## vga_top
module vga_top(
	input ClkPort,
	input BtnC,
	input BtnU,
	input BtnD,
	input BtnR,
	input BtnL,
	input MoveTick,  
	output hSync, vSync,
	output [3:0] vgaR, vgaG, vgaB,
	output An0, An1, An2, An3, An4, An5, An6, An7,
	output Ca, Cb, Cc, Cd, Ce, Cf, Cg, Dp,
	output MemOE, MemWR, RamCS, QuadSpiFlashCS
	);
	wire Reset;
	assign Reset=BtnC;
	wire bright;
	wire[9:0] hc, vc;
	wire[3:0] lives;
	wire [6:0] ssdOut;
	wire [3:0] anode;
	wire [11:0] rgb;
	display_controller dc(.clk(ClkPort), .rst(Reset), .hSync(hSync), .vSync(vSync), .bright(bright), .hCount(hc), .vCount(vc));
	game_control sc(.clk(ClkPort), .en(MoveTick), .bright(bright), .rst(BtnC), .up(BtnU), .down(BtnD),.left(BtnL),.right(BtnR),.hCount(hc), .vCount(vc), .rgb(rgb), .lives(lives));
	display_lives cnt(.clk(ClkPort), .displayNumber(lives), .anode(anode), .ssdOut(ssdOut));
	assign vgaR = rgb[11 : 8];
	assign vgaG = rgb[7  : 4];
	assign vgaB = rgb[3  : 0];
	assign {MemOE, MemWR, RamCS, QuadSpiFlashCS} = 4'b1111;
	assign {An7, An6, An5, An4, An3, An2, An1, An0} = {4'b1111, anode};
	assign {Ca, Cb, Cc, Cd, Ce, Cf, Cg} = ssdOut[6 : 0];
	assign Dp = 1'b1;  
endmodule
Settings: LEC_CHECK=0, CAP_MARGIN=20, CORE_MARGIN=2, CORE_UTILIZATION=60, SLEW_MARGIN=20; clock period 5.39 ns.
run.sh (not shown) runs the stock make flow with config.mk's settings and CLKGATE_MAP_FILE=.
The baseline reached the layout checks and failed them: setup timing.
Change:
- CORE_UTILIZATION: 60 -> 40
- PLACE_DENSITY: not set -> 0.6
- clock period: 5.39 -> 9.52 ns (I/O delays scaled with it)
=> With this change the flow finished clean. Power is lower by 51%. Synthesized cell count does not change. Clock-buffer cell count is higher by 1. Design area went down by 9.7%. Final cell count goes down by 0.61%. Routed wire length came out lower by 1.3%. Hold slack hardly moves. First-iteration DRC count is lower by 24%. Global-route usage drops by 17 points. Via count went down by 9.5%.
Change:
- CORE_UTILIZATION: 40 -> 71
Result: Via count rises by 8.5%; worst hold slack is better by 0.0052 ns; clock power increases by 6.1%; sequential power is lower by 2.5%; critical path depth is unchanged; sequential share of layout area grows by 0.24 points; worst setup slack is better by 0.098 ns; utilization is higher by 32 points; final area fell by 1.9%.
Change:
- CORE_UTILIZATION: 71 -> 54
- PLACE_DENSITY: 0.6 -> not set
- SLEW_MARGIN: 20 -> 10
- clock period: 9.52 -> 12.0 ns (I/O delays scaled with it)
Clock skew hardly moves.
Setup slack improves by 1.6 ns.
Global-route usage went down by 11 points.
Via count shrinks by 5.7%.
Count of clock-buffer cells in the layout went up by 1.
Cell count rises by 4.2%.
Design area climbs by 0.71%.
Combinational power went down by 22%.
Routed wire length goes up by 3.2%.
Change:
- CORE_ASPECT_RATIO: not set -> 0.5
- CORE_UTILIZATION: 54 -> 60
- CTS_CLUSTER_DIAMETER: not set -> 174
- CTS_CLUSTER_SIZE: not set -> 99
- HOLD_SLACK_MARGIN: not set -> 0.26
- SETUP_SLACK_MARGIN: not set -> 2.16
- SLEW_MARGIN: 10 -> 20
- TNS_END_PERCENT: not set -> 35
Result:
- The changed run finished clean
- global-route usage came out higher by 2.8 points
- clock-buffer cell count came out lower by 1
- worst setup slack degrades by 0.010 ns
- via count barely changes
- sequential share of layout area barely changes
- synthesized cell count stays the same
- total power came out higher by 0.34%
- sequential power came out lower by 6.5%
- core utilization came out higher by 6.7 points
Change:
- CELL_PAD_IN_SITES_GLOBAL_PLACEMENT: not set -> 3
- CORE_ASPECT_RATIO: 0.5 -> not set
- CORE_UTILIZATION: 60 -> 40
- CTS_CLUSTER_DIAMETER: 174 -> 317
- CTS_CLUSTER_SIZE: 99 -> not set
- HOLD_SLACK_MARGIN: 0.26 -> not set
- PLACE_DENSITY: not set -> 0.6
- SETUP_SLACK_MARGIN: 2.16 -> not set
- TNS_END_PERCENT: 35 -> not set
What happened: Die size came out higher by well over a third. Final area goes up slightly. Setup slack degrades by 0.094 ns. Via count fell by a few percent. Synthesized cell count is unchanged. Wire length went up by roughly a tenth. Combinational power rises by a few percent. Power climbs slightly. Clock skew rose by 0.0041 ns. Maximum frequency decreases slightly. Sequential share of layout area shrinks by 0.23 points.

* * *

vga_top again, from the RTL that the note above started with.
make LEC_CHECK=0 ABC_AREA=1 CAP_MARGIN=35 CORE_ASPECT_RATIO=0.78 CORE_MARGIN=7 CORE_UTILIZATION=28 CTS_CLUSTER_DIAMETER=284 CTS_CLUSTER_SIZE=27 GPL_ROUTABILITY_DRIVEN=0 GPL_TIMING_DRIVEN=1 HOLD_SLACK_MARGIN=0.18 MAX_ROUTING_LAYER=met4 SETUP_SLACK_MARGIN=-0.22 SLEW_MARGIN=5 TNS_END_PERCENT=45 finish   # period 10.6 ns
The baseline finished with timing, DRC and antenna clean.
Then changed:
Settings changed: CAP_MARGIN 35 to 20, CORE_UTILIZATION 28 to 64, CTS_CLUSTER_DIAMETER 284 to default, GPL_ROUTABILITY_DRIVEN 0 to 1, HOLD_SLACK_MARGIN 0.18 to default, MAX_ROUTING_LAYER met4 to default, PLACE_DENSITY_LB_ADDON from default to 0.08, SETUP_SLACK_MARGIN -0.22 to -0.83, SLEW_MARGIN 5 to 20, TNS_END_PERCENT 45 to 35.
Clock period 10.6 ns to 11.4 ns, I/O delays scaled along.
Clock power falls by about 7%.
Total power falls by about 6%.
Worst setup slack is better by 0.70 ns.
Area after synthesis does not change.
Final area falls by 3.2%.
Count of clock-buffer cells in the layout does not change.
Combinational power goes down by about 6%.
Global-route usage goes up by 24 points.
First-iteration DRC count is higher by 30%.
Clock skew falls by 0.0050 ns.
Then changed:
Settings changed: CORE_MARGIN 7 to 2, CORE_UTILIZATION 64 to 58, CTS_CLUSTER_SIZE 27 to 21, PLACE_DENSITY_LB_ADDON 0.08 to default, SETUP_SLACK_MARGIN -0.83 to -0.6.
Clock period 11.4 ns to 7.72 ns, I/O delays scaled along.
What happened: Synthesized cell count does not change; setup slack degrades by 2.6 ns; total power went up by 51%; clock-buffer cell count goes up by 2; routed wire length increases by 5.0%; global-route usage rises by 2.8 points; synthesized area is unchanged; via count climbs by 2.2%.
Then changed:
Settings changed: ABC_AREA 1 to default, CORE_ASPECT_RATIO 0.78 to default, CORE_UTILIZATION 58 to 40, CTS_CLUSTER_SIZE 21 to default, GPL_ROUTABILITY_DRIVEN 1 to default, GPL_TIMING_DRIVEN 1 to default, PLACE_DENSITY from default to 0.6, SETUP_SLACK_MARGIN -0.6 to default, TNS_END_PERCENT 35 to default.
Clock period 7.72 ns to 5.33 ns, I/O delays scaled along.
Effect:
- With this change the flow finished but failed the layout checks on setup timing
- cell area goes up by 5.5%
- hold slack improves by 0.033 ns
- sequential power is lower by about 8%
- via count decreases by 17%
- setup slack degrades by 0.51 ns
- routed wire length drops by 4.3%
- non-clock buffer count is higher by 418
- global-route usage shrinks by 12 points
- clock skew falls by 0.019 ns
- die size came out higher by 30%
Then changed:
Settings changed: CORE_UTILIZATION 40 to 66, CTS_CLUSTER_DIAMETER from default to 353, CTS_CLUSTER_SIZE from default to 97.
Clock period 5.33 ns to 5.46 ns, I/O delays scaled along.
Outcome:
- The changed run finished but fails on setup timing
- non-clock buffer count fell by 208
- clock-buffer cell count stays the same
- power fell by 9.8%
- global-route usage rose by 17 points
- final cell count fell by about 12%
- sequential power is about the same
Then changed:
Settings changed: CORE_UTILIZATION 66 to 65, CTS_CLUSTER_DIAMETER 353 to default, CTS_CLUSTER_SIZE 97 to default, PLACE_DENSITY 0.6 to default, SETUP_SLACK_MARGIN from default to 0.92, TNS_END_PERCENT from default to 5.
Clock period 5.46 ns to 5.39 ns, I/O delays scaled along.
=> The changed run completed, yet does not pass: setup timing; clock-buffer cell count rises by 1; flip-flop count stays the same; die area rises by 1.5%.

* * *

vga_top again, from the RTL that the note above started with.
## vga_top
module vga_top(
	input ClkPort,
	input BtnC,
	input BtnU,
	input BtnD,
	input BtnR,
	input BtnL,
	input MoveTick,  
	output hSync, vSync,
	output [3:0] vgaR, vgaG, vgaB,
	output An0, An1, An2, An3, An4, An5, An6, An7,
	output Ca, Cb, Cc, Cd, Ce, Cf, Cg, Dp,
	output MemOE, MemWR, RamCS, QuadSpiFlashCS
	);
	wire Reset;
	assign Reset=BtnC;
	wire bright;
	wire[9:0] hc, vc;
	wire[3:0] lives;
	wire [6:0] ssdOut;
	wire [3:0] anode;
	wire [11:0] rgb;
	display_controller dc(.clk(ClkPort), .rst(Reset), .hSync(hSync), .vSync(vSync), .bright(bright), .hCount(hc), .vCount(vc));
	game_control sc(.clk(ClkPort), .en(MoveTick), .bright(bright), .rst(BtnC), .up(BtnU), .down(BtnD),.left(BtnL),.right(BtnR),.hCount(hc), .vCount(vc), .rgb(rgb), .lives(lives));
	display_lives cnt(.clk(ClkPort), .displayNumber(lives), .anode(anode), .ssdOut(ssdOut));
	assign vgaR = rgb[11 : 8];
	assign vgaG = rgb[7  : 4];
	assign vgaB = rgb[3  : 0];
	assign {MemOE, MemWR, RamCS, QuadSpiFlashCS} = 4'b1111;
	assign {An7, An6, An5, An4, An3, An2, An1, An0} = {4'b1111, anode};
	assign {Ca, Cb, Cc, Cd, Ce, Cf, Cg} = ssdOut[6 : 0];
	assign Dp = 1'b1;  
endmodule
make LEC_CHECK=0 ABC_AREA=0 CAP_MARGIN=20 CORE_ASPECT_RATIO=1.2 CORE_MARGIN=7 CORE_UTILIZATION=64 CTS_CLUSTER_DIAMETER=285 CTS_CLUSTER_SIZE=100 GPL_ROUTABILITY_DRIVEN=1 GPL_TIMING_DRIVEN=1 HOLD_SLACK_MARGIN=0.28 PLACE_DENSITY=0.61 SETUP_SLACK_MARGIN=1.83 SLEW_MARGIN=20 TNS_END_PERCENT=35 finish   # period 11.4 ns
The first run produced a clean layout.
==> next run, changes <==
==> flow/config.mk (replaced) <==
export PLATFORM = sky130hd
export DESIGN_NAME = vga_top
export DESIGN_NICKNAME = vga_top
export VERILOG_FILES = /design/flow/design.v
export SDC_FILE = /design/flow/constraint.sdc
export NUM_CORES = 4
export LEC_CHECK = 0
export CAP_MARGIN = 20
export CORE_MARGIN = 2
export CORE_UTILIZATION = 40
export PLACE_DENSITY = 0.6
export SLEW_MARGIN = 20
==> flow/constraint.sdc (replaced) <==
create_clock -name core_clock -period 12.0 [get_ports {ClkPort}]
set_input_delay 2.4000 -clock core_clock [delete_from_list [all_inputs] [get_ports {ClkPort}]]
set_output_delay 2.4000 -clock core_clock [all_outputs]
set_load 0.01 [all_outputs]
Via count goes down by a few percent.
Wire length goes up by a few percent.
Utilization goes down by 25 points.
Power goes down by a few percent.
Clock-buffer cell count is unchanged.
Synthesized area does not change.
Global-route usage goes down by 11 points.
Cell area goes up slightly.
Worst setup slack improved by 0.33 ns.
Final cell count goes up by a little under a tenth.
Non-clock buffer count goes down by 1.
==> next run, changes <==
--- a/flow/config.mk
+++ b/flow/config.mk
@@ -8,5 +8,8 @@
 export CAP_MARGIN = 20
+export CORE_ASPECT_RATIO = 0.5
 export CORE_MARGIN = 2
-export CORE_UTILIZATION = 40
-export PLACE_DENSITY = 0.6
+export CORE_UTILIZATION = 60
+export CTS_CLUSTER_DIAMETER = 174
+export CTS_CLUSTER_SIZE = 99
+export HOLD_SLACK_MARGIN = -0.07
 export SLEW_MARGIN = 20
The new run went through all stages and came out clean.
First-iteration DRC count rises by 41%.
Wire length falls by 5.5%.
Die area drops by 33%.
Worst setup slack is better by 0.16 ns.
Sequential power fell by 3.6%.
Synthesized cell count is unchanged.
Worst hold slack stays flat.

* * *

Starting RTL as in the previous note.
clock: 5.31 ns
lec_check: 0
abc_area: 1
cap_margin: 20
cell_pad_in_sites_detail_placement: 2
core_margin: 2
core_utilization: 54
gpl_routability_driven: 0
gpl_timing_driven: 0
slew_margin: 10
The first run never finished: it broke off in detailed placement (3_5_place_dp).
==> next run, changes <==
==> flow/config.mk (replaced) <==
export PLATFORM = sky130hd
export DESIGN_NAME = vga_top
export DESIGN_NICKNAME = vga_top
export VERILOG_FILES = /design/flow/design.v
export SDC_FILE = /design/flow/constraint.sdc
export NUM_CORES = 4
export LEC_CHECK = 0
export CAP_MARGIN = 20
export CORE_MARGIN = 2
export CORE_UTILIZATION = 65
export CTS_CLUSTER_DIAMETER = 30
export CTS_CLUSTER_SIZE = 62
export PLACE_DENSITY_LB_ADDON = 0.01
export SETUP_SLACK_MARGIN = 1.58
export SLEW_MARGIN = 20
export TNS_END_PERCENT = 5
What happened: This time the run completed, yet does not pass: negative setup slack; synthesized cell count drops by 25%; area after synthesis falls by 10%; die area went down by 25%.
==> next run, changes <==
==> flow/config.mk (replaced) <==
export PLATFORM = sky130hd
export DESIGN_NAME = vga_top
export DESIGN_NICKNAME = vga_top
export VERILOG_FILES = /design/flow/design.v
export SDC_FILE = /design/flow/constraint.sdc
export NUM_CORES = 4
export LEC_CHECK = 0
export ABC_AREA = 1
export CAP_MARGIN = 5
export CELL_PAD_IN_SITES_DETAIL_PLACEMENT = 2
export CELL_PAD_IN_SITES_GLOBAL_PLACEMENT = 2
export CORE_MARGIN = 2
export CORE_UTILIZATION = 51
export GPL_ROUTABILITY_DRIVEN = 0
export GPL_TIMING_DRIVEN = 0
export HOLD_SLACK_MARGIN = 0.04
export PLACE_DENSITY_LB_ADDON = 0.11
export SLEW_MARGIN = 10
Effect: The new run did not get past global placement without I/O (3_1_place_gp_skip_io) on FLW-0024; synthesized cell count increases by about 34%; area after synthesis increases by 11%; die size increases by about 40%.
==> next run, changes <==
==> flow/config.mk (replaced) <==
export PLATFORM = sky130hd
export DESIGN_NAME = vga_top
export DESIGN_NICKNAME = vga_top
export VERILOG_FILES = /design/flow/design.v
export SDC_FILE = /design/flow/constraint.sdc
export NUM_CORES = 4
export LEC_CHECK = 0
export CAP_MARGIN = 20
export CORE_MARGIN = 2
export CORE_UTILIZATION = 33
export PLACE_DENSITY = 0.6
export SLEW_MARGIN = 20
==> flow/constraint.sdc (replaced) <==
create_clock -name core_clock -period 12.5 [get_ports {ClkPort}]
set_input_delay 2.5000 -clock core_clock [delete_from_list [all_inputs] [get_ports {ClkPort}]]
set_output_delay 2.5000 -clock core_clock [all_outputs]
set_load 0.01 [all_outputs]
Outcome: With this change the flow produced a clean layout; die size goes up by 38%; synthesized cell count goes down by 25%; synthesized area goes down by 10%.

* * *

P:
vga_top again, from the RTL that the note above started with.
export LEC_CHECK = 0
export ABC_AREA = 1
export CAP_MARGIN = 35
export CORE_ASPECT_RATIO = 0.78
export CORE_MARGIN = 7
export CORE_UTILIZATION = 37
export CTS_CLUSTER_SIZE = 27
export GPL_ROUTABILITY_DRIVEN = 0
export GPL_TIMING_DRIVEN = 0
export PLACE_DENSITY_LB_ADDON = 0.08
export SETUP_SLACK_MARGIN = -0.22
export SLEW_MARGIN = 5
export TNS_END_PERCENT = 35
create_clock -name core_clock -period 7.38 [get_ports {ClkPort}]
P -> stages 100% | layout checks FAIL | setup timing
The inputs of Q differ from those of P as listed below.
Settings: swapping 5 for 10 in SLEW_MARGIN; swapping 37 for 54 in CORE_UTILIZATION; clearing CTS_CLUSTER_SIZE, which used to be 27; clearing ABC_AREA, which used to be 1; clearing CORE_ASPECT_RATIO, which used to be 0.78; clearing TNS_END_PERCENT, which used to be 35; swapping 7 for 2 in CORE_MARGIN; clearing SETUP_SLACK_MARGIN, which used to be -0.22; swapping 35 for 20 in CAP_MARGIN; clearing PLACE_DENSITY_LB_ADDON, which used to be 0.08; swapping 7.38 for 9.19 in the clock period (ns, I/O delays scaled along).
## What came out
Having completed the whole flow, Q delivered a layout that passed the timing, DRC and antenna checks. Q reports a higher area fraction in full adders, half adders and majority gates than P does. Combinational fraction of design power in Q is 8.7 points lower than in P. First-pass GRT wire length: lower on Q. Taking P as the reference point, the register-to-register slack of Q rises by 0.59 ns.
Relative to Q, the following input files were edited for R:
Settings: putting ABC_AREA at 1 where nothing was set; swapping 20 for 30 in CAP_MARGIN; putting HOLD_SLACK_MARGIN at 0.04 where nothing was set; putting CELL_PAD_IN_SITES_DETAIL_PLACEMENT at 2 where nothing was set; putting PLACE_DENSITY_LB_ADDON at 0.11 where nothing was set; swapping 9.19 for 5.31 in the clock period (ns, I/O delays scaled along).
- R never completed; the flow aborted with a tool error in detailed placement (3_5_place_dp).
- | simple-gate portion of the synthesized area | R vs Q | 11 points higher |
- The die width in R is 1.05 times that in Q.
- Summary of R over Q: complex-gate fraction of the synthesized area -7.9 points, floorplan-stage core utilization climbed 0.19 points, total die size rose by 4900 µm², area after synthesis has increased, standard cell core area saw an increase.
- The number of flip-flops and latches in the synthesized netlist on R is in line with that on Q.
- R ends up with a average size of a mapped cell that is 1.3 µm² lower than in Q.
- Looking at area fraction in mux cells, R sits below Q.
- Sequential area share after synthesis in R is 1.4 points lower than in Q
No activity file was given, so power comes from the tool's default toggle rates.
